### design.v
module flappy_core(
	input clk,
	input resetn,
	input go,
	input stop,
	input jump,
	input [1:0] sw,
	output [7:0] x,
	output [6:0] y,
	output [2:0] colour,
	output [7:0] HEX0,
	output [7:0] HEX1,
	output [7:0] HEX2,
	output [7:0] HEX3,
	output [14:0] LEDR
	);
	 wire [27:0] score;
	 wire [3:0] score_thousands;
	 wire [3:0] score_hundreds;
	 wire [3:0] score_tens;
	 wire [3:0] score_ones;
    wire [1112:0] draw;
    wire [27:0] rate;
	 wire [15:0] counter;
    wire start, move, lose;
    control c(
	.clk(clk),
	.go(go),
	.stop(stop),
   .start(start),
	.resetn(resetn),
	.move(move),
	.lose(lose)
	);
    datapath d(
	.clk(clk),
	.start(start),
	.move(move),
	.jump(jump),
	.rate(rate),
	.resetn(resetn),
	.draw(draw),
	.LEDR(LEDR[14:0]),
	.score(score),
	.lose(lose)
	);
    display d0(
	.floor(draw),
	.clk(clk),
	.resetn(resetn),
	.x(x),
	.y(y),
	.colour(colour),
	.counter(counter)
	);
	difficultySwitch diffSw(
		.sel(sw),
		.rate(rate)
	);
	bcd b0(
		.number(score[13:0]),
		.thousands(score_thousands),
		.hundreds(score_hundreds),
		.tens(score_tens),
		.ones(score_ones)
	);
	hex_display h0(
		.IN(score_ones),
		.OUT(HEX0)
	);
	hex_display h1(
		.IN(score_tens),
		.OUT(HEX1)
	);
	hex_display h2(
		.IN(score_hundreds),
		.OUT(HEX2)
	);
	 hex_display h3(
		.IN(score_thousands),
		.OUT(HEX3)
	);
endmodule
module difficultySwitch(
	input [1:0] sel,
	output reg [27:0] rate
	);
	always @(*) begin
		case(sel)
			2'b00: rate = 28'd150;  
			2'b01: rate = 28'd100;  
			2'b10: rate = 28'd80;   
			2'b11: rate = 28'd1500;  
		endcase
	end
endmodule
module control(
	input clk,
	input go,
	input stop,
	input resetn,
	input lose,
	output reg start,
	output reg move
	);
	reg [5:0] cur, next;
	localparam S_READY = 5'd0,
		  S_READY_WAIT = 5'd1,
		  S_MOVE  = 5'd2,
		  S_STOP  = 5'd3;
	always@(*)
	begin: state_table
		case (cur)
			S_READY: next = go ? S_READY_WAIT : S_READY;
			S_READY_WAIT: next = S_MOVE;
			S_MOVE: next = stop ? S_STOP : (lose ? S_READY : S_MOVE);
			S_STOP: next = S_READY;
			default: next = S_READY;
		endcase
	end
	always @(*)
	begin: enable_signals
		start = 1'b0;
		move = 1'b0;
		case (cur) 
			S_READY: begin 
				start = 1'b1;
			end
			S_MOVE: begin 
				move = 1'b1;
			end
			default: begin
			end
		endcase	
	end
	always@(posedge clk) 
	begin: state_FFs
		if (!resetn)
			cur <= S_READY;
		else 
			cur <= next;
	end
endmodule
module datapath (
    input clk,
    input start,
    input move,
    input jump,
	 input [27:0] rate,	
	input resetn,
	output [14:0] LEDR,
	output reg [27:0] score,
	output reg [1112:0] draw,
	output reg lose
    );
    reg [27:0] count;
	 reg [2:0] count2;
	reg [1112:0] obstacles;
    reg [6:0] height;
	reg [4:0] start_falling;
    reg going_up;
	 parameter gap = 7'b0000000;
	 parameter big_gap = {12{gap}};
    always@(posedge clk) begin
		if (!resetn) begin
			count <= rate;
			count2 <= 2'd3;
        	height <= 7'd40;
			going_up <= 1'b1;
			lose <= 1'b0;
			draw <= 1112'b0;
			obstacles[1105:0] <= {7'd35, big_gap, 7'd40, big_gap, 7'd20, big_gap, 7'd30, big_gap, 7'd45, big_gap, 7'd25, big_gap, 7'd35, big_gap, 7'd10};
			score <= 13'b0;
			start_falling <= 5'b0;
		end
        else if (start) begin
        	count <= rate;
        	height <= 7'd40;
         draw <= 1112'b0;
			obstacles[1105:0] <= {7'd35, big_gap, 7'd40, big_gap, 7'd20, big_gap, 7'd30, big_gap, 7'd45, big_gap, 7'd25, big_gap, 7'd35, big_gap, 7'd10};
			going_up <= 1'b1;
			score <= 13'b0;
			lose <= 1'b0;
			count2 <= 2'd3;
        end
		else begin
            if (count == 28'b0) begin
                count <= rate;
				score = score + 1;
				if (count2 == 1'b0) begin
					draw = draw << 7;
					draw[6:0] = obstacles[1105:1099];
					obstacles[1105:0] = {obstacles[1098:0], obstacles[1105:1099]};
					count2 = 2'd3;
				end else
					count2 = count2 - 1;
				if (height == 7'd0) 
					lose <= 1'b1;
				if (height == 7'd80) 
					lose <= 1'b1;
				if (draw[1105:1099] != 7'b0 && (height < draw[1105:1099] || height > draw[1105:1099] + 7'd24))
					lose <= 1'b1;
				if (jump) begin
					start_falling = 5'b1111;
					going_up = 1'b1;			
					end
				else if (start_falling > 0)
					start_falling = start_falling - 1;
				else 
					going_up = 1'b0;
				if (going_up)
					height = height + 1;
				else
					height = height -1;
				draw[1112:1106] = height;
				end
            else
				count <= count - 1;
        end
    end
    assign LEDR[5:0] = 6'b0;
    assign LEDR[7] = 1'b0;
    assign LEDR[6] = going_up;
    assign LEDR[14:8] = height;
endmodule
module display (
    input [1112:0] floor,
    input clk,
	 input resetn,
    output reg [7:0] x,
    output reg [6:0] y,
    output reg [2:0] colour,
	 output reg [15:0] counter
    );
   reg [7:0] x_init;
   reg [8:0] y_init;
	reg [8:0] runner_count;
	reg [6:0] runner_height;
	reg [1112:0] local_draw;
	reg [7:0] y_pixel;
	reg [7:0] pipe_height;  
	reg [8:0] count;
    always@(posedge clk) begin
		if (!resetn) begin
			x_init <= 8'd2;
			y_init <= 9'd84;		
			counter <= 15'b0;
			local_draw <= floor;
			count <= 8'd0;			
		end
		else begin
			if (counter < 15'd12800) begin
				if (counter < 15'd160) begin
					if (counter < 15'd80) 
						x <= 8'd0;
					else 
						x <= 8'd1;
					runner_count = counter % 80;
					y = y_init - runner_count;
					runner_height = floor[1112:1106];
					if (runner_count == 7'd0)
						colour = 3'b011;
					else if (runner_count < runner_height || runner_count > runner_height + 3)
						colour = 3'b011;
					else 
						colour = 3'b100;
				end 
				else begin
					count = (counter-160) % 320;
					if (count < 80)
						x <= x_init;
					else if (count < 160)
						x <= x_init + 1;
					else if (count < 240)
						x <= x_init + 2;
					else if (count < 320)
						x <= x_init + 3;
					y_pixel = count % 80;
					y <= y_init - y_pixel;
					pipe_height = local_draw[1105:1099];
					if (y_pixel < pipe_height || y_pixel > pipe_height + 7'd24)
						colour = 3'b110;
					else 
						colour = 3'b011;
					if (pipe_height == 7'd0) 
						colour = 3'b011;
					if (count == 15'd319) begin
						x_init <= x_init + 4;
						local_draw <= local_draw << 7;
					end
				end
				counter = counter + 1;
			end
			else begin 
				x_init <= 8'd2;
				y_init <= 9'd84;
				counter <= 15'b0;
				local_draw <= floor;
				count <= 8'd0;
			end
		end
	end
endmodule
module hex_display(IN, OUT);
    input [3:0] IN;
	output reg [7:0] OUT;
	always @(*)
	begin
	case(IN[3:0])
		4'b0000: OUT = 7'b1000000;
		4'b0001: OUT = 7'b1111001;
		4'b0010: OUT = 7'b0100100;
		4'b0011: OUT = 7'b0110000;
		4'b0100: OUT = 7'b0011001;
		4'b0101: OUT = 7'b0010010;
		4'b0110: OUT = 7'b0000010;
		4'b0111: OUT = 7'b1111000;
		4'b1000: OUT = 7'b0000000;
		4'b1001: OUT = 7'b0011000;
		4'b1010: OUT = 7'b0001000;
		4'b1011: OUT = 7'b0000011;
		4'b1100: OUT = 7'b1000110;
		4'b1101: OUT = 7'b0100001;
		4'b1110: OUT = 7'b0000110;
		4'b1111: OUT = 7'b0001110;
		default: OUT = 7'b0111111;
	endcase
	end
endmodule
module bcd(number, thousands, hundreds, tens, ones);
   input  [13:0] number;
   output reg [3:0] thousands;
   output reg [3:0] hundreds;
   output reg [3:0] tens;
   output reg [3:0] ones;
   reg [29:0] shift;
   integer i;
   always @(number)
   begin
      shift[29:14] = 0;
      shift[13:0]  = number;
      for (i=0; i<14; i=i+1) begin
         if (shift[17:14] >= 5)
            shift[17:14] = shift[17:14] + 3;
         if (shift[21:18] >= 5)
            shift[21:18] = shift[21:18] + 3;
         if (shift[25:22] >= 5)
            shift[25:22] = shift[25:22] + 3;
		if (shift[29:26] >= 5)
			shift[29:26] = shift[29:26] + 3;
         shift = shift << 1;
      end
	  thousands = shift[29:26];
      hundreds  = shift[25:22];
      tens      = shift[21:18];
      ones      = shift[17:14];
   end
endmodule
### run.sh
#!/bin/bash
# the make line also repeats each setting of config.mk as NAME=value (left out here)
make -C /OpenROAD-flow-scripts/flow DESIGN_CONFIG=/design/flow/config.mk WORK_HOME=/design/flow/orfs CLKGATE_MAP_FILE= finish
### config.mk
export PLATFORM = sky130hd
export DESIGN_NAME = flappy_core
export DESIGN_NICKNAME = flappy_core
export VERILOG_FILES = /design/flow/design.v
export SDC_FILE = /design/flow/constraint.sdc
export NUM_CORES = 4
export LEC_CHECK = 0
export ABC_AREA = 1
export CAP_MARGIN = 20
export CORE_MARGIN = 2
export CORE_UTILIZATION = 71
export CTS_CLUSTER_DIAMETER = 344
export CTS_CLUSTER_SIZE = 25
export PLACE_DENSITY_LB_ADDON = 0.01
export SETUP_SLACK_MARGIN = 2.34
export SLEW_MARGIN = 20
### constraint.sdc
create_clock -name core_clock -period 8.05 [get_ports {clk}]
set_input_delay 1.6100 -clock core_clock [delete_from_list [all_inputs] [get_ports {clk}]]
set_output_delay 1.6100 -clock core_clock [all_outputs]
set_load 0.01 [all_outputs]
==> flow_summary.yaml, run 1 <==
# flow metrics
floorplanning:
  io_pins: 72
  floorplan.die.width_um: 436
  core_mm2: 0.185
  core_util_floorplan: 0.714
  die_height_um: 436
  chip_area_mm2: 0.190
  rows: 158
timing:
  timing.slew.headroom: 0.144
  period_needed_ps: 12170
  report.final.setup_viol: 28
  period_used_share: 1.51
  post-route-worst-setup-slack_ps: -4120
  finalMaxSlewViolations: 0
  finalClockSkew_ps: 40.0
  finalHoldViolCount: 0
  fin_hold_ws_ps: 428
  worst-slew-pin-transition_ps: 1280
  setup_repair_after_global_routing_missed_its_margin: "true"
  fmax_mhz: 82.2
worst_setup_path:
  worst_path_most_repeated_cell: "inv_2"
  timing.rr.start: "d0.counter[6]"
  crit_cells: 76
  worst-endpoint-arrival_ps: 10560
  reg2reg_to: "d0.colour[0]"
  setup.worst_path.start: "d.score[11]"
  rr_worst_depth: 67
  worst_path_largest_cell_delay_ps: 340
  endpoint: "HEX2[3]"
  setup.worst_path.class: "flop to output pin"
  timing.reg2reg.setup_slack_ps: 1510
  worstSetupStartpointType: "flop"
  crit_path_max_fanout: 3
  required_ps: 6440
  worst-path-buf-inv: 31
  critical_path.slowest_cell: "dfxtp_2"
  crit_family: "buffers and inverters"
  endpoint_kind: "output pin"
hold_path:
  hold_path.class: "flop to flop"
  min-delay-start: "d.count[0]"
  hold_end: "d.count[0]"
  min_delay_path_depth: 1
run_status:
  run_status: "finished with violations"
  so_faults: "negative setup slack"
detailed_routing:
  detailroute.wirelength.met2_um: 134000
  dr.pass1.iters: 8
  post-route-drc-count: 0
  initialDrtViolationCount: 9043
  number_of_nets_still_failing_antenna_checks_after_routing: 0
  top_signal_layer_used: "met4"
  met1Wirelength_um: 117000
  count_of_vias_placed_by_the_detailed_router: 101000
  wirelength_um: 266000
  routed-wl-met3_um: 10000
  wire_per_inst_um: 14.5
  avgViaCountPerCell: 5.51
logic_synthesis:
  syn-mean-instance-area_um2: 8.32
  syn-cell-area_mm2: 0.132
  muxShareOfSynthArea: 0.000151
  postSynthSeqShare: 0.602
  synth-warning-count: 6
  ys_top_cells_by_count: "7949 x nand2_1, 2294 x dfxtp_1, 2259 x a21oi_1"
  enable_flop_cells: 1124
  asyncSetResetFlopFracSynth: 0
  synth.top_cell.area_share: 0.347
  yosys_register_bits: 3418
  ys_cells: 15900
  post-synth-top-area-cell: "dfxtp_1"
  synth.cellmix.compoundShare: 0.0983
  synth.cellmix.simpleShare: 0.243
  yosys-stat-area_mm2: 0.132
  ys_dominant_reg_cell: "dfxtp_1"
  most_common_cell: "nand2_1"
  yosys-dominant-comb-family: "simple AND/OR/NAND/NOR gates"
  netlist_instances: 15900
  synthTopCellsByArea: "dfxtp_1 35%, edfxtp_1 25%, nand2_1 23%"
  post_synth_fa_ha_maj_area_fraction: 0.0129
  synth_xor_xnor_area_share: 0.00499
  cell_type_count: 60
power:
  largestPowerGroup: "sequential cells"
  ir_worst_vdd_uv: 200
  power.sequential.total_mw: 18.1
  p_clk_frac: 0.307
  clk-power_mw: 8.93
  power_frac_comb: 0.072
  total_power_mw: 29.1
  power_density_mw_per_mm2: 202
  portion_of_total_power_attributed_to_sequential_cells: 0.622
  netSwitchingFraction: 0.229
  power_leakage_nw: 53.9
  power.switching_mw: 6.66
  p_comb_mw: 2.09
  internal_power_component_mw: 22.5
clocking:
  htree_levels: 4
  clock-sinks: 3418
  cts_tree: "done"
  insertion_delay_ps: 860
  clkSlewWorstSetupHoldPaths_ps: 110
  cts-root-to-sink-buffers: 3
  ctsHoldBuffers: 0
  root_buffer: "clkbuf_16"
  cts_inserted_buffers: 154
grt:
  grt_use_total: 0.266
  first_pass_grt_wire_length_um: 442000
  grt-ovfl-total: 0
  first_global_vias: 96600
  number_of_antenna_violations_at_the_first_check_in_global_routing: 2
  grt_max_degree: 279
layout:
  num-fill-cells: 12900
  logic_area_mm2: 0.0498
  seqCellArea_mm2: 0.0797
  syn_to_final_growth_pct: 9.05
  fin_nets: 15900
  postLayoutCoreUtil: 0.779
place:
  gp_congestion: 0.846
  dpl.hpwl_um: 139000
  dpl_worst_slack_ps: -3710
  numPortBuffers: 60
flow_run:
  stage_log_warnings: 160
  max_cap_viol_count: 0
per-layer routing:
layer  global-route usage  vias up
li1                     -    50300
met3               0.0256      421
met2                0.475     2079
met5                    0        -
met1                0.349    47900
met4               0.0643        0
final cells by class:
class                   instances  area share
well taps                    2480      0.0215
repair buffers                629      0.0408
clock inverters                13     0.00131
flip-flops and latches       3418       0.552
multi-input cells           11100       0.345
inverters                     371      0.0102
diodes                          1   0.0000173
clock buffers                 246      0.0295
repair_timing:
item                       4_1_cts  5_1_grt
cloned                           3       15
setup endpoints to repair     1137     1141
pin swaps                      174      137
buffers inserted               185       68
gates resized                  389      240
per-stage QoR:
step | instances | TNS, ps | instance area (µm²)
floorplan | 15900 | -819180 | 133000
global placement | 17800 | -84090 | 136000
detailed placement | 17800 | -98290 | 136000
CTS | 18200 | -102870 | 143000
global route | 18300 | -122580 | 144000
finish | 18300 | -109770 | 144000
==> inputs of run 2 (changes only) <==
- CORE_UTILIZATION: 71 -> 72
- CTS_CLUSTER_DIAMETER: 344 -> 97
- CTS_CLUSTER_SIZE: 25 -> 14
- GPL_ROUTABILITY_DRIVEN: default -> 0
- PLACE_DENSITY_LB_ADDON: 0.01 -> 0.08
- SETUP_SLACK_MARGIN: 2.34 -> default
- clock period: 8.05 -> 11.0 ns (I/O delays scaled with it)
==> run 2 against run 1 <==
Register-to-register slack better by 1900 ps. The layout still fails its checks (negative setup slack). Via count up 1.4%. Synthesized cell count unchanged. Sequential power down 27%. Core utilization up 1.7 points. Cell count about the same. Final area up 0.73%. First-iteration DRC count up 3.8%. Clock skew up 2.3 ps. Count of clock-buffer cells in the layout up 201. Sequential share of layout area down 0.40 points.
==> flow_summary.yaml, run 2 <==
# flow metrics
logic_synthesis:
  yosys_register_bits: 3418
  synth.cellmix.compoundShare: 0.0983
  syn-cell-area_mm2: 0.132
  yosys-stat-area_mm2: 0.132
  postSynthSeqShare: 0.602
  ys_top_cells_by_count: "7949 x nand2_1, 2294 x dfxtp_1, 2259 x a21oi_1"
  cell_type_count: 60
  synth-warning-count: 6
  netlist_instances: 15900
  ys_cells: 15900
  synth.cellmix.simpleShare: 0.243
  syn-mean-instance-area_um2: 8.32
  post_synth_fa_ha_maj_area_fraction: 0.0129
  asyncSetResetFlopFracSynth: 0
  synthTopCellsByArea: "dfxtp_1 35%, edfxtp_1 25%, nand2_1 23%"
  enable_flop_cells: 1124
  post-synth-top-area-cell: "dfxtp_1"
  muxShareOfSynthArea: 0.000151
  yosys-dominant-comb-family: "simple AND/OR/NAND/NOR gates"
  most_common_cell: "nand2_1"
  ys_dominant_reg_cell: "dfxtp_1"
  synth.top_cell.area_share: 0.347
  synth_xor_xnor_area_share: 0.00499
clocking:
  clock-sinks: 3418
  clkSlewWorstSetupHoldPaths_ps: 70
  cts_tree: "done"
  cts-root-to-sink-buffers: 4
  ctsHoldBuffers: 0
  htree_levels: 5
  insertion_delay_ps: 920
  cts_inserted_buffers: 294
  root_buffer: "clkbuf_16"
floorplanning:
  chip_area_mm2: 0.187
  rows: 157
  die_height_um: 433
  floorplan.die.width_um: 433
  core_util_floorplan: 0.724
  io_pins: 72
  core_mm2: 0.183
worst_setup_path:
  worst_path_most_repeated_cell: "inv_2"
  worst-endpoint-arrival_ps: 12480
  timing.reg2reg.setup_slack_ps: 3450
  reg2reg_to: "d0.local_draw[920]"
  setup.worst_path.start: "d.score[11]"
  crit_cells: 74
  worst_path_largest_cell_delay_ps: 370
  required_ps: 8800
  worst-path-buf-inv: 26
  critical_path.slowest_cell: "nand2_1"
  setup.worst_path.class: "flop to output pin"
  endpoint: "HEX2[3]"
  endpoint_kind: "output pin"
  crit_family: "buffers and inverters"
  rr_worst_depth: 41
  timing.rr.start: "d0.counter[5]"
  crit_path_max_fanout: 3
  worstSetupStartpointType: "flop"
grt:
  grt-ovfl-total: 0
  first_global_vias: 98500
  grt_max_degree: 276
  first_pass_grt_wire_length_um: 444000
  number_of_antenna_violations_at_the_first_check_in_global_routing: 1
  grt_use_total: 0.273
power:
  power.switching_mw: 5.18
  p_clk_frac: 0.393
  largestPowerGroup: "sequential cells"
  ir_worst_vdd_uv: 156
  power_leakage_nw: 54.4
  power_frac_comb: 0.048
  p_comb_mw: 1.13
  power.sequential.total_mw: 13.3
  internal_power_component_mw: 18.5
  power_density_mw_per_mm2: 163
  total_power_mw: 23.7
  portion_of_total_power_attributed_to_sequential_cells: 0.559
  clk-power_mw: 9.33
  netSwitchingFraction: 0.218
detailed_routing:
  wirelength_um: 273000
  post-route-drc-count: 0
  dr.pass1.iters: 7
  initialDrtViolationCount: 9389
  count_of_vias_placed_by_the_detailed_router: 102000
  avgViaCountPerCell: 5.58
  wire_per_inst_um: 14.9
  number_of_nets_still_failing_antenna_checks_after_routing: 0
timing:
  period_used_share: 1.33
  finalMaxSlewViolations: 0
  period_needed_ps: 14680
  setup_repair_after_global_routing_missed_its_margin: "true"
  worst-slew-pin-transition_ps: 1240
  finalClockSkew_ps: 42.3
  fin_hold_ws_ps: 412
  post-route-worst-setup-slack_ps: -3680
  report.final.setup_viol: 28
  fmax_mhz: 68.1
  finalHoldViolCount: 0
  timing.slew.headroom: 0.172
hold_path:
  min-delay-start: "d.count[0]"
  min_delay_path_depth: 1
  hold_path.class: "flop to flop"
  hold_end: "d.count[0]"
flow_run:
  max_cap_viol_count: 0
  stage_log_warnings: 202
run_status:
  so_faults: "negative setup slack"
  run_status: "finished with violations"
layout:
  fin_nets: 15800
  layout.cell_area.non_filler_mm2: 0.145
  syn_to_final_growth_pct: 9.84
  postLayoutCoreUtil: 0.795
place:
  dpl_worst_slack_ps: -1240
  dpl.hpwl_um: 135000
  postPlaceCellArea_mm2: 0.135
  numPortBuffers: 60
run 2: area by class of cell:
| class | instances | area (µm²) |
|---|---|---|
| diodes | 2 | 5.00 |
| multi-input cells | 11100 | 49300 |
| inverters | 371 | 1460 |
| repair buffers | 448 | 3840 |
| fillers | 11900 | 37400 |
| well taps | 2464 | 3080 |
| flip-flops and latches | 3418 | 79700 |
| clock inverters | 9 | 93.8 |
| clock buffers | 447 | 8060 |
run 2: stage by stage:
| step | TNS (ps) | cells |
|---|---|---|
| after CTS | -33810 | 18300 |
| after detailed placement | -30540 | 17700 |
| final | -83510 | 18300 |
| after floorplan | -715 | 15900 |
| after global placement | -10730 | 17700 |
| after global routing | -90920 | 18300 |
run 2: routing by layer:
metal	track usage	routed length [µm]	vias to the layer above
met1	0.343	114000	48200
met4	0.0829	9010	0
met2	0.490	136000	2803
met5	0	0	-
li1	-	-	50300
met3	0.0344	14200	786
run 2: what timing repair did:
item	4_1_cts	5_1_grt
resized	268	144
pin swaps	107	82
buffers inserted	97	34
endpoints found under the setup margin	28	28
cloned	1	0
==> inputs of run 3 (changes only) <==
- CTS_CLUSTER_DIAMETER: 97 -> 395
- CTS_CLUSTER_SIZE: 14 -> 10
- GPL_ROUTABILITY_DRIVEN: 0 -> default
- PLACE_DENSITY: default -> 0.38
- PLACE_DENSITY_LB_ADDON: 0.08 -> default
- SETUP_SLACK_MARGIN: default -> 3.39
- TNS_END_PERCENT: default -> 5
- clock period: 11.0 -> 11.6 ns (I/O delays scaled with it)
==> run 3 against run 2 <==
Wire length decreased by 4.1%. Sequential power decreased by 5%. Worst hold slack improved by 16 ps. First-iteration DRC count decreased by 9.2%. Cell count increased by 0.52%. Critical endpoint unchanged. Sequential share of layout area decreased by 0.61 points. Final area increased by 1.1%. Clock skew increased by 7.7 ps. Non-clock buffer count decreased by 59. The layout still fails its checks (negative setup slack). Critical path depth unchanged. Worst setup slack improved by 2800 ps. Global-route usage increased by 0.12 points.
==> flow_summary.yaml, run 3 <==
# flow metrics
run_status:
  run_status: "finished with violations"
  so_faults: "negative setup slack"
worst_setup_path:
  reg2reg_to: "d0.local_draw[314]"
  worst_path_largest_cell_delay_ps: 320
  worstSetupStartpointType: "flop"
  critical_path.slowest_cell: "dfxtp_2"
  required_ps: 9280
  worst_path_most_repeated_cell: "inv_2"
  worst-endpoint-arrival_ps: 10120
  crit_family: "adder cells"
  crit_path_max_fanout: 4
  endpoint_kind: "output pin"
  endpoint: "HEX2[3]"
  rr_worst_depth: 46
  setup.worst_path.start: "d.score[11]"
  worst-path-buf-inv: 22
  setup.worst_path.class: "flop to output pin"
  crit_cells: 74
  timing.rr.start: "d0.counter[5]"
  timing.reg2reg.setup_slack_ps: 4050
clocking:
  insertion_delay_ps: 960
  ctsHoldBuffers: 0
  cts_tree: "done"
  cts_inserted_buffers: 391
  clkSlewWorstSetupHoldPaths_ps: 60
  root_buffer: "clkbuf_16"
  htree_levels: 5
  clock-sinks: 3418
  cts-root-to-sink-buffers: 4
detailed_routing:
  wire_per_inst_um: 14.2
  diodes: 0
  dr.pass1.iters: 6
  wirelength_um: 262000
  count_of_vias_placed_by_the_detailed_router: 101000
  initialDrtViolationCount: 8526
  avgViaCountPerCell: 5.50
  post-route-drc-count: 0
  number_of_nets_still_failing_antenna_checks_after_routing: 0
timing:
  post-route-worst-setup-slack_ps: -841
  period_used_share: 1.07
  finalMaxSlewViolations: 0
  period_needed_ps: 12440
  finalHoldViolCount: 0
  setup_total_negative_slack_ps: -19540
  setup_repair_after_global_routing_missed_its_margin: "true"
  report.final.setup_viol: 28
  fmax_mhz: 80.4
  timing.slew.headroom: 0.190
  worst-slew-pin-transition_ps: 1210
  finalClockSkew_ps: 50.0
grt:
  grt_max_degree: 267
  first_global_vias: 99100
  number_of_antenna_violations_at_the_first_check_in_global_routing: 0
  first_pass_grt_wire_length_um: 446000
  grt-ovfl-total: 0
  grt_use_total: 0.274
power:
  largestPowerGroup: "sequential cells"
  power.sequential.total_mw: 12.6
  power_frac_comb: 0.043
  internal_power_component_mw: 19.1
  total_power_mw: 24.4
  netSwitchingFraction: 0.216
  power_density_mw_per_mm2: 166
  p_clk_frac: 0.440
  p_comb_mw: 1.05
  ir_worst_vdd_uv: 154
  power_leakage_nw: 55.3
  portion_of_total_power_attributed_to_sequential_cells: 0.517
  power.switching_mw: 5.25
  clk-power_mw: 10.7
floorplanning:
  core_mm2: 0.183
  floorplan.die.width_um: 433
  rows: 157
  io_pins: 72
  die_height_um: 433
  chip_area_mm2: 0.187
  core_util_floorplan: 0.724
place:
  gp_congestion: 0.843
  dpl.hpwl_um: 135000
  numPortBuffers: 60
hold_path:
  min-delay-start: "d.count[0]"
  hold_path.class: "flop to flop"
  hold_end: "d.count[0]"
  min_delay_path_depth: 1
logic_synthesis:
  most_common_cell: "nand2_1"
  post-synth-top-area-cell: "dfxtp_1"
  postSynthSeqShare: 0.602
  asyncSetResetFlopFracSynth: 0
  synth.cellmix.compoundShare: 0.0983
  synth_xor_xnor_area_share: 0.00499
  muxShareOfSynthArea: 0.000151
  netlist_instances: 15900
  ys_top_cells_by_count: "7949 x nand2_1, 2294 x dfxtp_1, 2259 x a21oi_1"
  synth.cellmix.simpleShare: 0.243
  post_synth_fa_ha_maj_area_fraction: 0.0129
  synth-warning-count: 6
  yosys_register_bits: 3418
  yosys-dominant-comb-family: "simple AND/OR/NAND/NOR gates"
  cell_type_count: 60
  yosys-stat-area_mm2: 0.132
  ys_dominant_reg_cell: "dfxtp_1"
  syn-cell-area_mm2: 0.132
  synthTopCellsByArea: "dfxtp_1 35%, edfxtp_1 25%, nand2_1 23%"
  ys_cells: 15900
  syn-mean-instance-area_um2: 8.32
  enable_flop_cells: 1124
  synth.top_cell.area_share: 0.347
flow_run:
  stage_log_warnings: 153
  max_cap_viol_count: 0
layout:
  syn_to_final_growth_pct: 11.1
  fin_nets: 15800
[run 3: layer usage]
metal | part of all wire | track usage | vias to the layer above
met5 | 0 | 0 | -
met3 | 0.040 | 0.0346 | 496
met4 | 0.021 | 0.0813 | 0
met1 | 0.43 | 0.347 | 48100
met2 | 0.51 | 0.491 | 2158
li1 | - | - | 50400
[run 3: final cells by class]
cell class | count | area (µm²)
Fill cell | 11900 | 35700
Sequential cell | 3418 | 79700
Timing Repair Buffer | 389 | 3310
Multi-Input combinational cell | 11100 | 48800
Clock inverter | 7 | 91.3
Tap cell | 2464 | 3080
Inverter | 371 | 1440
Clock buffer | 606 | 10800
[run 3: repair_timing]
item,in CTS,in global routing
buffers inserted,54,25
setup endpoints to repair,28,28
pin swaps,101,69
gates resized,242,88
gates cloned,0,0
[run 3: through the flow]
| step | util | setup WS (ps) | hold slack, ps | cell area (µm²) | std cells |
|---|---|---|---|---|---|
| 2_1_floorplan | - | 306 | 393 | 133000 | 15900 |
| 3_3_place_gp | 0.737 | -198 | 404 | 135000 | 17700 |
| 3_5_place_dp | 0.737 | -650 | 429 | 135000 | 17700 |
| 4_1_cts | 0.801 | -849 | 434 | 146000 | 18400 |
| 5_1_grt | 0.805 | -1380 | 440 | 147000 | 18400 |
| 6_report | 0.805 | -841 | 428 | 147000 | 18400 |
==> inputs of run 4 (changes only) <==
- CORE_UTILIZATION: 72 -> 70
- CTS_CLUSTER_DIAMETER: 395 -> default
- CTS_CLUSTER_SIZE: 10 -> 15
- PLACE_DENSITY: 0.38 -> default
- PLACE_DENSITY_LB_ADDON: default -> 0.06
- SETUP_SLACK_MARGIN: 3.39 -> default
- TNS_END_PERCENT: 5 -> default
- clock period: 11.6 -> 11.3 ns (I/O delays scaled with it)
==> run 4 against run 3 <==
The layout still fails its checks (negative setup slack). Final area up 0.98%. Largest cell class unchanged. First-iteration DRC count is 1.1% lower. Die size is 2.8% higher. Synthesized cell count stayed put. Count of clock-buffer cells in the layout decreased by 100. Via count is 0.39% lower. Power rose by 2.2%. Core utilization shrank 1.3 points. Register-to-register slack got worse by 270 ps. Worst hold slack better by 1.9 ps.
==> flow_summary.yaml, run 4 <==
# flow metrics
run_status:
  run_status: "finished with violations"
  so_faults: "negative setup slack"
place:
  numPortBuffers: 60
  dpl.hpwl_um: 134000
  gp_congestion: 0.830
  postPlaceCellArea_mm2: 0.135
clocking:
  clkSlewWorstSetupHoldPaths_ps: 70
  cts_inserted_buffers: 340
  insertion_delay_ps: 930
  root_buffer: "clkbuf_16"
  htree_levels: 5
  cts-root-to-sink-buffers: 4
  ctsHoldBuffers: 0
  clock-sinks: 3418
  cts_tree: "done"
flow_run:
  stage_log_warnings: 154
  max_cap_viol_count: 0
logic_synthesis:
  synth.cellmix.simpleShare: 0.243
  yosys_register_bits: 3418
  syn-mean-instance-area_um2: 8.32
  ys_top_cells_by_count: "7949 x nand2_1, 2294 x dfxtp_1, 2259 x a21oi_1"
  syn-cell-area_mm2: 0.132
  synth.cellmix.compoundShare: 0.0983
  synthTopCellsByArea: "dfxtp_1 35%, edfxtp_1 25%, nand2_1 23%"
  ys_cells: 15900
  postSynthSeqShare: 0.602
  synth.top_cell.area_share: 0.347
  most_common_cell: "nand2_1"
  netlist_instances: 15900
  ys_dominant_reg_cell: "dfxtp_1"
  yosys-dominant-comb-family: "simple AND/OR/NAND/NOR gates"
  post_synth_fa_ha_maj_area_fraction: 0.0129
  post-synth-top-area-cell: "dfxtp_1"
  synth-warning-count: 6
  asyncSetResetFlopFracSynth: 0
  cell_type_count: 60
  synth_xor_xnor_area_share: 0.00499
  yosys-stat-area_mm2: 0.132
  enable_flop_cells: 1124
  muxShareOfSynthArea: 0.000151
floorplanning:
  io_pins: 72
  floorplan.die.width_um: 439
  die_height_um: 439
  core_mm2: 0.188
  core_util_floorplan: 0.705
  chip_area_mm2: 0.193
  rows: 159
worst_setup_path:
  reg2reg_to: "d0.local_draw[521]"
  rr_worst_depth: 45
  endpoint_kind: "output pin"
  required_ps: 9040
  crit_path_max_fanout: 4
  crit_family: "adder cells"
  timing.reg2reg.setup_slack_ps: 3780
  endpoint: "HEX2[3]"
  setup.worst_path.class: "flop to output pin"
  critical_path.slowest_cell: "dfxtp_2"
  worstSetupStartpointType: "flop"
  worst-endpoint-arrival_ps: 10220
  worst_path_most_repeated_cell: "inv_2"
  setup.worst_path.start: "d.score[12]"
  crit_cells: 78
  worst-path-buf-inv: 29
  worst_path_largest_cell_delay_ps: 320
  timing.rr.start: "d0.counter[5]"
timing:
  report.final.setup_viol: 28
  finalHoldViolCount: 0
  fmax_mhz: 80.1
  finalClockSkew_ps: 51.6
  worst-slew-pin-transition_ps: 1340
  period_needed_ps: 12480
  setup_repair_after_global_routing_missed_its_margin: "true"
  period_used_share: 1.10
  post-route-worst-setup-slack_ps: -1180
  fin_hold_ws_ps: 430
  timing.slew.headroom: 0.106
  finalMaxSlewViolations: 0
detailed_routing:
  dr.pass1.iters: 7
  initialDrtViolationCount: 8433
  post-route-drc-count: 0
  number_of_nets_still_failing_antenna_checks_after_routing: 0
  wire_per_inst_um: 14.1
  count_of_vias_placed_by_the_detailed_router: 101000
  avgViaCountPerCell: 5.44
  wirelength_um: 260000
  diodes: 0
power:
  ir_worst_vdd_uv: 142
  power_density_mw_per_mm2: 168
  portion_of_total_power_attributed_to_sequential_cells: 0.519
  internal_power_component_mw: 19.5
  power.switching_mw: 5.36
  power.sequential.total_mw: 12.9
  largestPowerGroup: "sequential cells"
  clk-power_mw: 10.9
  netSwitchingFraction: 0.215
  power_frac_comb: 0.043
  p_comb_mw: 1.07
  p_clk_frac: 0.438
  power_leakage_nw: 56.0
grt:
  grt-ovfl-total: 0
  number_of_antenna_violations_at_the_first_check_in_global_routing: 1
  grt_use_total: 0.264
  grt_max_degree: 286
  first_pass_grt_wire_length_um: 443000
  first_global_vias: 98300
layout:
  syn_to_final_growth_pct: 12.2
  layout.cell_area.non_filler_mm2: 0.149
  fin_nets: 15900
hold_path:
  min_delay_path_depth: 2
  hold_path.class: "flop to flop"
  hold_end: "d.draw[1045]"
  min-delay-start: "d.draw[1038]"
## run 4: layer usage
layer	global-route usage	share of wire	up-vias
met5	0	0.000042	-
met4	0.0713	0.019	2
met3	0.0366	0.044	431
met2	0.469	0.50	2034
met1	0.337	0.43	47700
li1	-	-	50500
## run 4: repair_timing
item / in CTS / in global routing
setup buffers: 103 / 46
pin swaps: 150 / 109
resized: 381 / 136
hold endpoints to repair: 0 / 0
endpoints found under the setup margin: 28 / 28
## run 4: final cells by class
class	instances	area, µm²
Inverter	371	1470
Clock inverter	100	815
Multi-Input combinational cell	11100	49300
Tap cell	2495	3120
Clock buffer	506	10000
Fill cell	12500	39200
Timing Repair Buffer	484	4190
Sequential cell	3418	79700
## run 4: stage by stage
step	setup slack, ps	power, mW	util	std cells	TNS [ps]
finish	-1180	24.9	0.791	18500	-26500
global route	-1820	25.7	0.791	18500	-44490
CTS	-1220	25.1	0.786	18500	-28110
detailed placement	-1100	14.2	0.720	17800	-23020
global placement	-861	14.2	0.720	17800	-16380
floorplan	9.70	14.0	-	15900	0
==> inputs of run 5 (changes only) <==
- ABC_AREA: 1 -> default
- CAP_MARGIN: 20 -> 0
- CORE_ASPECT_RATIO: default -> 0.73
- CORE_MARGIN: 2 -> 9
- CORE_UTILIZATION: 70 -> 72
- CTS_CLUSTER_SIZE: 15 -> default
- GPL_ROUTABILITY_DRIVEN: default -> 1
- PLACE_DENSITY: default -> 0.63
- PLACE_DENSITY_LB_ADDON: 0.06 -> default
- SETUP_SLACK_MARGIN: default -> 0.92
- clock period: 11.3 -> 14.6 ns (I/O delays scaled with it)
==> run 5 against run 4 <==
Still fails the layout checks on negative setup slack. Highest routed layer is now met4. Core utilization up 2.1 points. First-iteration DRC count is 7.9% higher. Critical path type unchanged. Clock skew grew 23 ps. Sequential cell count unchanged. Sequential power shrank 23%. Critical path depth is 3 lower. Worst hold slack worse by 28 ps. Worst setup slack got worse by 70 ps. Global-route usage is 0.62 points lower. Cell count is 1.3% lower. Clock power is 27% lower. Register-to-register slack better by 2800 ps.
==> flow_summary.yaml, run 5 <==
# flow metrics
floorplanning:
  core_mm2: 0.184
  rows: 134
  core_util_floorplan: 0.728
  io_pins: 72
  die_height_um: 386
  floorplan.die.width_um: 522
  chip_area_mm2: 0.202
timing:
  worst-slew-pin-transition_ps: 1290
  finalClockSkew_ps: 75.1
  report.final.setup_viol: 28
  fmax_mhz: 63.1
  post-route-worst-setup-slack_ps: -1250
  period_used_share: 1.09
  finalMaxSlewViolations: 0
  timing.slew.headroom: 0.142
  finalHoldViolCount: 0
  setup_repair_after_global_routing_missed_its_margin: "true"
  fin_hold_ws_ps: 402
  period_needed_ps: 15850
logic_synthesis:
  most_common_cell: "nand2_1"
  synth.cellmix.simpleShare: 0.239
  cell_type_count: 116
  yosys_register_bits: 3418
  enable_flop_cells: 1124
  netlist_instances: 15800
  muxShareOfSynthArea: 0.00692
  synth.cellmix.compoundShare: 0.103
  post_synth_fa_ha_maj_area_fraction: 0.0129
  yosys-stat-area_mm2: 0.134
  syn-mean-instance-area_um2: 8.48
  synth-warning-count: 6
  synth_xor_xnor_area_share: 0.00805
  ys_dominant_reg_cell: "dfxtp_1"
  synth.top_cell.area_share: 0.344
  post-synth-top-area-cell: "dfxtp_1"
  asyncSetResetFlopFracSynth: 0
  syn-cell-area_mm2: 0.134
  ys_cells: 15800
  postSynthSeqShare: 0.596
  ys_top_cells_by_count: "7790 x nand2_1, 2294 x dfxtp_1, 2251 x a21oi_1"
  synthTopCellsByArea: "dfxtp_1 34%, edfxtp_1 25%, nand2_1 22%"
  yosys-dominant-comb-family: "simple AND/OR/NAND/NOR gates"
detailed_routing:
  avgViaCountPerCell: 5.58
  wire_per_inst_um: 14.7
  post-route-drc-count: 0
  number_of_nets_still_failing_antenna_checks_after_routing: 0
  wirelength_um: 269000
  initialDrtViolationCount: 9101
  dr.pass1.iters: 5
  count_of_vias_placed_by_the_detailed_router: 102000
  diodes: 0
grt:
  grt_use_total: 0.258
  first_global_vias: 98500
  grt_max_degree: 242
  first_pass_grt_wire_length_um: 457000
  number_of_antenna_violations_at_the_first_check_in_global_routing: 0
  grt-ovfl-total: 0
worst_setup_path:
  setup.worst_path.start: "d.score[11]"
  timing.reg2reg.setup_slack_ps: 6540
  critical_path.slowest_cell: "or3_4"
  rr_worst_depth: 17
  worstSetupStartpointType: "flop"
  worst-endpoint-arrival_ps: 12930
  crit_family: "simple AND/OR/NAND/NOR gates"
  crit_path_max_fanout: 4
  reg2reg_to: "d0.local_draw[85]"
  endpoint_kind: "output pin"
  worst-path-buf-inv: 17
  timing.rr.start: "d0.counter[5]"
  endpoint: "HEX2[3]"
  worst_path_largest_cell_delay_ps: 380
  setup.worst_path.class: "flop to output pin"
  required_ps: 11680
  crit_cells: 75
power:
  ir_worst_vdd_uv: 134
  internal_power_component_mw: 14.6
  power.switching_mw: 3.74
  total_power_mw: 18.3
  p_comb_uw: 340
  power_leakage_nw: 55.1
  power.sequential.total_mw: 9.97
  p_clk_frac: 0.437
  power_density_mw_per_mm2: 123
  portion_of_total_power_attributed_to_sequential_cells: 0.545
  clk-power_mw: 7.99
  largestPowerGroup: "sequential cells"
  power_frac_comb: 0.019
  netSwitchingFraction: 0.204
run_status:
  run_status: "finished with violations"
  so_faults: "negative setup slack"
clocking:
  insertion_delay_ps: 950
  htree_levels: 5
  cts_inserted_buffers: 313
  root_buffer: "clkbuf_16"
  cts-root-to-sink-buffers: 4
  clock-sinks: 3418
  clkSlewWorstSetupHoldPaths_ps: 60
  cts_tree: "done"
  ctsHoldBuffers: 0
flow_run:
  stage_log_warnings: 140
  max_cap_viol_count: 0
layout:
  fin_nets: 15700
  syn_to_final_growth_pct: 11.6
  postLayoutCoreUtil: 0.812
  num-fill-cells: 11600
  fin_cells: 18300
hold_path:
  min_delay_path_depth: 2
  hold_path.class: "flop to flop"
  min-delay-start: "d.obstacles[160]"
  hold_end: "d.obstacles[167]"
place:
  dpl.hpwl_um: 142000
  numPortBuffers: 60
  dpl_worst_slack_ps: -1140
  gp_congestion: 0.833
  placedCellCount: 17600
[run 5: stage by stage]
step	instance area, µm²	setup TNS (ps)
final	149000	-28880
after global routing	149000	-43050
after CTS	148000	-24530
after detailed placement	137000	-23500
after global placement	137000	-12520
after floorplan	135000	-6440
[run 5: layout make-up]
cell class	instances	area, µm²	area share
flip-flops and latches	3418	79700	0.534
well taps	2448	3060	0.0205
repair buffers	540	4580	0.0307
clock inverters	100	892	0.00598
clock buffers	456	9110	0.0611
inverters	111	457	0.00306
multi-input cells	11200	51300	0.344
[run 5: timing repair]
action,in CTS,in global routing
cloned,1,0
endpoints found under the setup margin,28,28
pin swaps,105,52
setup buffers,96,31
gates resized,282,75
endpoints found under the hold margin,0,0
[run 5: per-layer routing]
metal | global-route usage | share of wire
met1 | 0.342 | 0.44
met2 | 0.451 | 0.50
met3 | 0.0310 | 0.045
met4 | 0.0667 | 0.018
met5 | 0 | 0
==> inputs of run 6 (changes only) <==
- ABC_AREA: default -> 1
- CAP_MARGIN: 0 -> 40
- CORE_ASPECT_RATIO: 0.73 -> 1.63
- CORE_MARGIN: 9 -> 2
- CTS_CLUSTER_DIAMETER: default -> 91
- CTS_CLUSTER_SIZE: default -> 21
- GPL_ROUTABILITY_DRIVEN: 1 -> default
- PLACE_DENSITY: 0.63 -> default
- PLACE_DENSITY_LB_ADDON: default -> 0.06
- SETUP_SLACK_MARGIN: 0.92 -> 3.18
- clock period: 14.6 -> 10.6 ns (I/O delays scaled with it)
==> run 6 against run 5 <==
The layout still fails its checks (negative setup slack). Wire length shrank 3.5%. Final area is 3.5% lower. Sequential share of layout area up 2.0 points. Via count fell by 1.7%. Register-to-register slack worse by 2700 ps. Critical path type unchanged. Critical endpoint is now HEX1[3]. Largest cell class unchanged.
==> flow_summary.yaml, run 6 <==
# flow metrics
worst_setup_path:
  timing.rr.start: "d0.counter[5]"
  critical_path.slowest_cell: "dfxtp_2"
  reg2reg_to: "d0.colour[2]"
  timing.reg2reg.setup_slack_ps: 3880
  setup.worst_path.start: "d.score[11]"
  worst-path-buf-inv: 22
  required_ps: 8480
  worst-endpoint-arrival_ps: 10000
  worstSetupStartpointType: "flop"
  endpoint: "HEX1[3]"
  crit_family: "adder cells"
  crit_cells: 73
  setup.worst_path.class: "flop to output pin"
  worst_path_most_repeated_cell: "inv_2"
  crit_path_max_fanout: 4
  rr_worst_depth: 67
  worst_path_largest_cell_delay_ps: 330
  endpoint_kind: "output pin"
logic_synthesis:
  yosys_register_bits: 3418
  ys_top_cells_by_count: "7949 x nand2_1, 2294 x dfxtp_1, 2259 x a21oi_1"
  syn-mean-instance-area_um2: 8.32
  synth.cellmix.simpleShare: 0.243
  enable_flop_cells: 1124
  muxShareOfSynthArea: 0.000151
  postSynthSeqShare: 0.602
  netlist_instances: 15900
  ys_dominant_reg_cell: "dfxtp_1"
  ys_cells: 15900
  asyncSetResetFlopFracSynth: 0
  synth.cellmix.compoundShare: 0.0983
  post-synth-top-area-cell: "dfxtp_1"
  yosys-dominant-comb-family: "simple AND/OR/NAND/NOR gates"
  post_synth_fa_ha_maj_area_fraction: 0.0129
  syn-cell-area_mm2: 0.132
  yosys-stat-area_mm2: 0.132
  synth-warning-count: 6
  synth_xor_xnor_area_share: 0.00499
  synth.top_cell.area_share: 0.347
  synthTopCellsByArea: "dfxtp_1 35%, edfxtp_1 25%, nand2_1 23%"
  cell_type_count: 60
  most_common_cell: "nand2_1"
power:
  largestPowerGroup: "sequential cells"
  clk-power_mw: 7.39
  power.sequential.total_mw: 13.8
  netSwitchingFraction: 0.221
  p_comb_mw: 1.18
  power_frac_comb: 0.053
  total_power_mw: 22.3
  power_density_mw_per_mm2: 155
  internal_power_component_mw: 17.4
  p_clk_frac: 0.331
  portion_of_total_power_attributed_to_sequential_cells: 0.616
  power_leakage_nw: 53.7
  power.switching_mw: 4.93
  ir_worst_vdd_uv: 184
layout:
  num-fill-cells: 12700
  syn_to_final_growth_pct: 8.60
  fin_cells: 18200
  fin_nets: 15800
place:
  numPortBuffers: 60
  dpl_worst_slack_ps: -1490
  placedCellCount: 17700
  gp_congestion: 0.825
  dpl.hpwl_um: 145000
detailed_routing:
  count_of_vias_placed_by_the_detailed_router: 100000
  avgViaCountPerCell: 5.51
  number_of_nets_still_failing_antenna_checks_after_routing: 0
  wire_per_inst_um: 14.3
  dr.pass1.iters: 7
  wirelength_um: 259000
  initialDrtViolationCount: 7423
  post-route-drc-count: 0
hold_path:
  hold_end: "d.count[0]"
  min_delay_path_depth: 1
  min-delay-start: "d.count[0]"
  hold_path.class: "flop to flop"
floorplanning:
  rows: 201
  chip_area_mm2: 0.188
  die_height_um: 552
  io_pins: 72
  floorplan.die.width_um: 340
  core_util_floorplan: 0.722
  core_mm2: 0.183
timing:
  finalClockSkew_ps: 64.4
  setup_total_negative_slack_ps: -37750
  period_needed_ps: 12120
  post-route-worst-setup-slack_ps: -1520
  timing.slew.headroom: 0.200
  report.final.setup_viol: 28
  worst-slew-pin-transition_ps: 1200
  fmax_mhz: 82.5
  finalMaxSlewViolations: 0
  finalHoldViolCount: 0
  setup_repair_after_global_routing_missed_its_margin: "true"
  period_used_share: 1.14
clocking:
  cts_tree: "done"
  insertion_delay_ps: 870
  ctsHoldBuffers: 0
  clock-sinks: 3418
  root_buffer: "clkbuf_16"
  cts_inserted_buffers: 189
  htree_levels: 4
  clkSlewWorstSetupHoldPaths_ps: 80
  cts-root-to-sink-buffers: 4
grt:
  grt-ovfl-total: 0
  number_of_antenna_violations_at_the_first_check_in_global_routing: 1
  grt_max_degree: 256
  first_global_vias: 97400
  grt_use_total: 0.266
  first_pass_grt_wire_length_um: 436000
run_status:
  run_status: "finished with violations"
  so_faults: "negative setup slack"
flow_run:
  max_cap_viol_count: 0
  stage_log_warnings: 137
## run 6: per-stage QoR
step	hold WS [ps]	utilization	cell area [µm²]
floorplan	393	-	133000
global placement	403	0.738	135000
detailed placement	411	0.741	136000
CTS	423	0.777	142000
global route	445	0.785	144000
finish	423	0.785	144000
## run 6: area by class of cell
type | instances | area, µm² | area share
antenna | 1 | 2.50 | 0.0000174
clock buffer | 289 | 5170 | 0.0359
clock inverter | 6 | 58.8 | 0.000409
inverter | 371 | 1450 | 0.0101
multi-input combinational | 11100 | 49300 | 0.343
sequential | 3418 | 79700 | 0.554
tap | 2436 | 3050 | 0.0212
timing repair buffer | 535 | 5130 | 0.0356
## run 6: routing by layer
layer  vias up  global-route usage  routed length, µm
li1      50200                   -                  -
met1     47800               0.317             106000
met2      1741               0.506             139000
met3       463              0.0242               8110
met4         0              0.0786               6510
met5         -                   0                  0
## run 6: what timing repair did
action                     CTS  global route
gates cloned                 0             4
pin swaps                  107           128
gates resized              296           169
buffers inserted            98            40
setup endpoints to repair   28           990
==> inputs of run 7 (changes only) <==
- CAP_MARGIN: 40 -> 20
- CORE_ASPECT_RATIO: 1.63 -> default
- CTS_CLUSTER_SIZE: 21 -> default
- PLACE_DENSITY: default -> 0.38
- PLACE_DENSITY_LB_ADDON: 0.06 -> default
==> run 7 against run 6 <==
Still fails the layout checks on negative setup slack. Combinational power about the same. Sequential share of layout area decreased by 1.6 points. Sequential cell count unchanged. Largest power group unchanged. Critical path type unchanged. Die size about the same.
==> flow_summary.yaml, run 7 <==
# flow metrics
logic_synthesis:
  postSynthSeqShare: 0.602
  muxShareOfSynthArea: 0.000151
  synth.cellmix.compoundShare: 0.0983
  syn-cell-area_mm2: 0.132
  cell_type_count: 60
  synth_xor_xnor_area_share: 0.00499
  ys_dominant_reg_cell: "dfxtp_1"
  yosys-stat-area_mm2: 0.132
  synth-warning-count: 6
  netlist_instances: 15900
  synth.top_cell.area_share: 0.347
  post_synth_fa_ha_maj_area_fraction: 0.0129
  synthTopCellsByArea: "dfxtp_1 35%, edfxtp_1 25%, nand2_1 23%"
  most_common_cell: "nand2_1"
  enable_flop_cells: 1124
  ys_top_cells_by_count: "7949 x nand2_1, 2294 x dfxtp_1, 2259 x a21oi_1"
  ys_cells: 15900
  syn-mean-instance-area_um2: 8.32
  synth.cellmix.simpleShare: 0.243
  yosys_register_bits: 3418
  yosys-dominant-comb-family: "simple AND/OR/NAND/NOR gates"
  post-synth-top-area-cell: "dfxtp_1"
  asyncSetResetFlopFracSynth: 0
floorplanning:
  io_pins: 72
  chip_area_mm2: 0.187
  floorplan.die.width_um: 433
  die_height_um: 433
  rows: 157
  core_mm2: 0.183
  core_util_floorplan: 0.724
power:
  power_frac_comb: 0.043
  netSwitchingFraction: 0.215
  power_density_mw_per_mm2: 180
  internal_power_component_mw: 21.0
  ir_worst_vdd_uv: 180
  total_power_mw: 26.7
  p_comb_mw: 1.16
  clk-power_mw: 11.8
  largestPowerGroup: "sequential cells"
  portion_of_total_power_attributed_to_sequential_cells: 0.516
  power.switching_mw: 5.74
  power.sequential.total_mw: 13.8
  power_leakage_nw: 55.9
  p_clk_frac: 0.441
worst_setup_path:
  worst-path-buf-inv: 26
  setup.worst_path.class: "flop to output pin"
  reg2reg_to: "d0.colour[0]"
  endpoint_kind: "output pin"
  rr_worst_depth: 61
  endpoint: "HEX3[3]"
  setup.worst_path.start: "d.score[11]"
  timing.rr.start: "d0.counter[5]"
  worstSetupStartpointType: "flop"
  crit_family: "buffers and inverters"
  timing.reg2reg.setup_slack_ps: 3930
  required_ps: 8480
  worst_path_most_repeated_cell: "inv_2"
  worst-endpoint-arrival_ps: 10360
  critical_path.slowest_cell: "dfxtp_2"
  crit_cells: 77
  worst_path_largest_cell_delay_ps: 320
  crit_path_max_fanout: 4
grt:
  grt_use_total: 0.273
  global_route.usage.met2: 0.487
  global_route.usage.met1: 0.349
  grt_max_degree: 277
  first_pass_grt_wire_length_um: 444000
  grt-ovfl-total: 0
  grt.busiest_layer: "met2"
  grt.met3_usage: 0.0317
  number_of_antenna_violations_at_the_first_check_in_global_routing: 0
  first_global_vias: 97600
timing:
  finalMaxSlewViolations: 0
  report.final.setup_viol: 28
  period_used_share: 1.18
  fin_hold_ws_ps: 422
  finalHoldViolCount: 0
  finalClockSkew_ps: 57.0
  worst-slew-pin-transition_ps: 1210
  post-route-worst-setup-slack_ps: -1880
  setup_total_negative_slack_ps: -48490
  setup_repair_after_global_routing_missed_its_margin: "true"
  fmax_mhz: 80.1
  timing.slew.headroom: 0.192
  period_needed_ps: 12480
detailed_routing:
  number_of_nets_still_failing_antenna_checks_after_routing: 0
  count_of_vias_placed_by_the_detailed_router: 101000
  initialDrtViolationCount: 8248
  dr.pass1.iters: 6
  post-route-drc-count: 0
  avgViaCountPerCell: 5.49
  wirelength_um: 262000
  wire_per_inst_um: 14.2
  diodes: 0
clocking:
  insertion_delay_ps: 960
  cts_tree: "done"
  cts-root-to-sink-buffers: 4
  clock-sinks: 3418
  root_buffer: "clkbuf_16"
  cts_inserted_buffers: 340
  htree_levels: 5
  ctsHoldBuffers: 0
  clkSlewWorstSetupHoldPaths_ps: 60
layout:
  fin_nets: 15900
  syn_to_final_growth_pct: 11.9
  postLayoutCoreUtil: 0.810
  num-fill-cells: 11700
place:
  gp_congestion: 0.830
  numPortBuffers: 60
  dpl.hpwl_um: 134000
hold_path:
  min-delay-start: "d.count[0]"
  min_delay_path_depth: 1
  hold_path.class: "flop to flop"
  hold_end: "d.count[0]"
run_status:
  so_faults: "negative setup slack"
  run_status: "finished with violations"
flow_run:
  stage_log_warnings: 171
  max_cap_viol_count: 0
## run 7: layout make-up
cell class,instances,area [µm²],area share
clock inverters,90,1010,0.00679
repair buffers,452,3940,0.0266
inverters,371,1440,0.00974
flip-flops and latches,3418,79700,0.538
well taps,2464,3080,0.0208
multi-input cells,11100,49000,0.331
clock buffers,514,9960,0.0673
## run 7: routing by layer
| layer | share of wire | up-vias |
|---|---|---|
| met5 | 0 | - |
| met4 | 0.023 | 0 |
| met3 | 0.040 | 513 |
| met2 | 0.51 | 2125 |
| met1 | 0.43 | 48100 |
| li1 | - | 50500 |
## run 7: timing repair
| action | in CTS | in global routing |
|---|---|---|
| pin swaps | 127 | 83 |
| setup endpoints to repair | 28 | 684 |
| buffers inserted | 87 | 40 |
| gates resized | 347 | 72 |
| cloned | 0 | 2 |
## run 7: per-stage QoR
stage	cell area, µm²	setup WS [ps]	instances
floorplan	133000	-494	15900
global route	148000	-2400	18400
CTS	147000	-1760	18400
finish	148000	-1880	18400
global placement	135000	-1020	17700
detailed placement	135000	-1490	17700
==> inputs of run 8 (changes only) <==
- ABC_AREA: 1 -> default
- CORE_UTILIZATION: 72 -> 62
- CTS_CLUSTER_DIAMETER: 91 -> default
- PLACE_DENSITY: 0.38 -> default
- SETUP_SLACK_MARGIN: 3.18 -> default
- clock period: 10.6 -> 8.05 ns (I/O delays scaled with it)
==> run 8 against run 7 <==
Still fails the layout checks on negative setup slack. Combinational power shrank 44%. Critical path type unchanged. Global-route usage shrank 4.0 points. Cell count grew 1.8%. Die size grew 17%. Largest cell class unchanged.
==> flow_summary.yaml, run 8 <==
# flow metrics
logic_synthesis:
  syn-mean-instance-area_um2: 8.48
  post-synth-top-area-cell: "dfxtp_1"
  yosys-dominant-comb-family: "simple AND/OR/NAND/NOR gates"
  synth.cellmix.compoundShare: 0.103
  cell_type_count: 116
  synth_xor_xnor_area_share: 0.00805
  ys_dominant_reg_cell: "dfxtp_1"
  enable_flop_cells: 1124
  ys_cells: 15800
  synth-warning-count: 6
  asyncSetResetFlopFracSynth: 0
  synth.top_cell.area_share: 0.344
  yosys-stat-area_mm2: 0.134
  synthTopCellsByArea: "dfxtp_1 34%, edfxtp_1 25%, nand2_1 22%"
  most_common_cell: "nand2_1"
  post_synth_fa_ha_maj_area_fraction: 0.0129
  yosys_register_bits: 3418
  synth.cellmix.simpleShare: 0.239
  postSynthSeqShare: 0.596
  ys_top_cells_by_count: "7790 x nand2_1, 2294 x dfxtp_1, 2251 x a21oi_1"
  netlist_instances: 15800
  syn-cell-area_mm2: 0.134
  muxShareOfSynthArea: 0.00692
timing:
  post-route-worst-setup-slack_ps: -6340
  finalMaxSlewViolations: 0
  report.final.setup_viol: 28
  fmax_mhz: 69.5
  period_used_share: 1.79
  setup_total_negative_slack_ps: -170190
  setup_repair_after_global_routing_missed_its_margin: "true"
  worst-slew-pin-transition_ps: 1200
  period_needed_ps: 14390
  finalHoldViolCount: 0
  finalClockSkew_ps: 58.8
  timing.slew.headroom: 0.202
detailed_routing:
  routed-wl-met3_um: 8790
  met1Wirelength_um: 119000
  count_of_vias_placed_by_the_detailed_router: 100000
  avgViaCountPerCell: 5.35
  number_of_nets_still_failing_antenna_checks_after_routing: 0
  detailroute.wirelength.met2_um: 129000
  wirelength_um: 262000
  top_signal_layer_used: "met4"
  initialDrtViolationCount: 7185
  post-route-drc-count: 0
  wire_per_inst_um: 13.9
  dr.pass1.iters: 6
worst_setup_path:
  crit_cells: 69
  reg2reg_to: "d0.colour[2]"
  worstSetupStartpointType: "flop"
  worst-path-buf-inv: 9
  crit_family: "simple AND/OR/NAND/NOR gates"
  critical_path.slowest_cell: "or4_4"
  timing.reg2reg.setup_slack_ps: 1110
  required_ps: 6440
  worst-endpoint-arrival_ps: 12780
  setup.worst_path.start: "d.score[12]"
  endpoint_kind: "output pin"
  endpoint: "HEX3[3]"
  setup.worst_path.class: "flop to output pin"
  rr_worst_depth: 22
  crit_path_max_fanout: 4
  timing.rr.start: "d0.counter[5]"
  worst_path_most_repeated_cell: "ha_4"
  worst_path_largest_cell_delay_ps: 510
hold_path:
  min_delay_path_depth: 2
  hold_end: "d.draw[605]"
  hold_path.class: "flop to flop"
  min-delay-start: "d.draw[598]"
floorplanning:
  io_pins: 72
  floorplan.die.width_um: 468
  chip_area_mm2: 0.219
  core_util_floorplan: 0.623
  rows: 170
  core_mm2: 0.214
  die_height_um: 468
run_status:
  run_status: "finished with violations"
  so_faults: "negative setup slack"
clocking:
  cts-root-to-sink-buffers: 4
  clkSlewWorstSetupHoldPaths_ps: 60
  insertion_delay_ps: 940
  clock-sinks: 3418
  htree_levels: 5
  cts_tree: "done"
  ctsHoldBuffers: 0
  cts_inserted_buffers: 350
  root_buffer: "clkbuf_16"
power:
  ir_worst_vdd_uv: 240
  largestPowerGroup: "sequential cells"
  p_comb_uw: 645
  netSwitchingFraction: 0.205
  portion_of_total_power_attributed_to_sequential_cells: 0.529
  internal_power_component_mw: 27.2
  power.sequential.total_mw: 18.1
  power.switching_mw: 7.00
  power_frac_comb: 0.019
  power_leakage_nw: 55.9
  p_clk_frac: 0.452
  power_density_mw_per_mm2: 226
  clk-power_mw: 15.5
layout:
  syn_to_final_growth_pct: 13.1
  logic_area_mm2: 0.0512
  num-fill-cells: 16900
  seqCellArea_mm2: 0.0797
  fin_nets: 15800
  postLayoutCoreUtil: 0.705
  layout.cell_area.non_filler_mm2: 0.151
place:
  postPlaceCellArea_mm2: 0.138
  gp_congestion: 0.832
  numPortBuffers: 60
  dpl.hpwl_um: 138000
flow_run:
  stage_log_warnings: 157
  max_cap_viol_count: 0
grt:
  first_global_vias: 97600
  grt-ovfl-total: 0
  first_pass_grt_wire_length_um: 446000
  number_of_antenna_violations_at_the_first_check_in_global_routing: 1
  grt_max_degree: 271
  grt_use_total: 0.232
==> run 8: layer usage <==
metal | track usage | vias up
met5 | 0 | -
met4 | 0.0617 | 0
met3 | 0.0281 | 435
met2 | 0.415 | 1540
met1 | 0.297 | 47500
li1 | - | 50900
==> run 8: what timing repair did <==
item                       4_1_cts  5_1_grt
cloned                           0        0
gates resized                  228      149
setup buffers                   61       38
setup endpoints to repair       28       28
pin swaps                       80       71
==> run 8: through the flow <==
stage	hold WS, ps	cells	total power [mW]	setup slack (ps)
after floorplan	395	15800	19.0	-5780
after global placement	416	18100	19.1	-6030
after detailed placement	412	18100	19.1	-6320
after CTS	415	18700	34.6	-6540
after global routing	440	18800	35.3	-6900
final	411	18800	34.2	-6340
==> run 8: area by class of cell <==
cell class | count | area share
flip-flops and latches | 3418 | 0.527
repair buffers | 589 | 0.0348
diodes | 5 | 0.0000828
clock buffers | 496 | 0.0652
well taps | 2838 | 0.0235
inverters | 111 | 0.00297
clock inverters | 129 | 0.00739
multi-input cells | 11200 | 0.339
==> inputs of run 9 (changes only) <==
- CAP_MARGIN: 20 -> 35
- CELL_PAD_IN_SITES_DETAIL_PLACEMENT: default -> 2
- CORE_UTILIZATION: 62 -> 54
- CTS_CLUSTER_DIAMETER: default -> 43
- CTS_CLUSTER_SIZE: default -> 24
- PLACE_DENSITY_LB_ADDON: default -> 0.17
- SETUP_SLACK_MARGIN: default -> -0.51
- clock period: 8.05 -> 20.0 ns (I/O delays scaled with it)
==> run 9 against run 8 <==
The run now fails in detailed placement. Synthesized cell count stayed put. Area after synthesis unchanged. Die size grew 15%.
==> flow_summary.yaml, run 9 <==
# flow metrics
floorplanning:
  core_mm2: 0.246
  floorplan.die.width_um: 501
  core_util_floorplan: 0.543
  rows: 182
  die_height_um: 501
  io_pins: 72
  chip_area_mm2: 0.251
run_status:
  run_status: "aborted with a tool error"
  outcome.stop_stage: "detailed placement"
  firstError: "[ERROR DPL-0033] detailed placement checks failed during check placement."
logic_synthesis:
  enable_flop_cells: 1124
  synth-warning-count: 6
  post_synth_fa_ha_maj_area_fraction: 0.0129
  cell_type_count: 116
  postSynthSeqShare: 0.596
  netlist_instances: 15800
  yosys_register_bits: 3418
  muxShareOfSynthArea: 0.00692
  yosys-dominant-comb-family: "simple AND/OR/NAND/NOR gates"
  synth.top_cell.area_share: 0.344
  synth.cellmix.simpleShare: 0.239
  ys_dominant_reg_cell: "dfxtp_1"
  syn-mean-instance-area_um2: 8.48
  synthTopCellsByArea: "dfxtp_1 34%, edfxtp_1 25%, nand2_1 22%"
  yosys-stat-area_mm2: 0.134
  asyncSetResetFlopFracSynth: 0
  syn-cell-area_mm2: 0.134
  post-synth-top-area-cell: "dfxtp_1"
  synth.cellmix.compoundShare: 0.103
  ys_cells: 15800
  most_common_cell: "nand2_1"
  synth_xor_xnor_area_share: 0.00805
  ys_top_cells_by_count: "7790 x nand2_1, 2294 x dfxtp_1, 2251 x a21oi_1"
place:
  gp_congestion: 0.783
  numPortBuffers: 60
==> run 9: metrics by stage <==
step	std cells	power, mW	cell area, µm²	hold WS [ps]	worst slack (ps)
floorplan	15800	7.66	134000	395	1060
global placement	18100	7.69	136000	409	383
Power figures rest on the tool's default switching activity, not on a simulated workload.
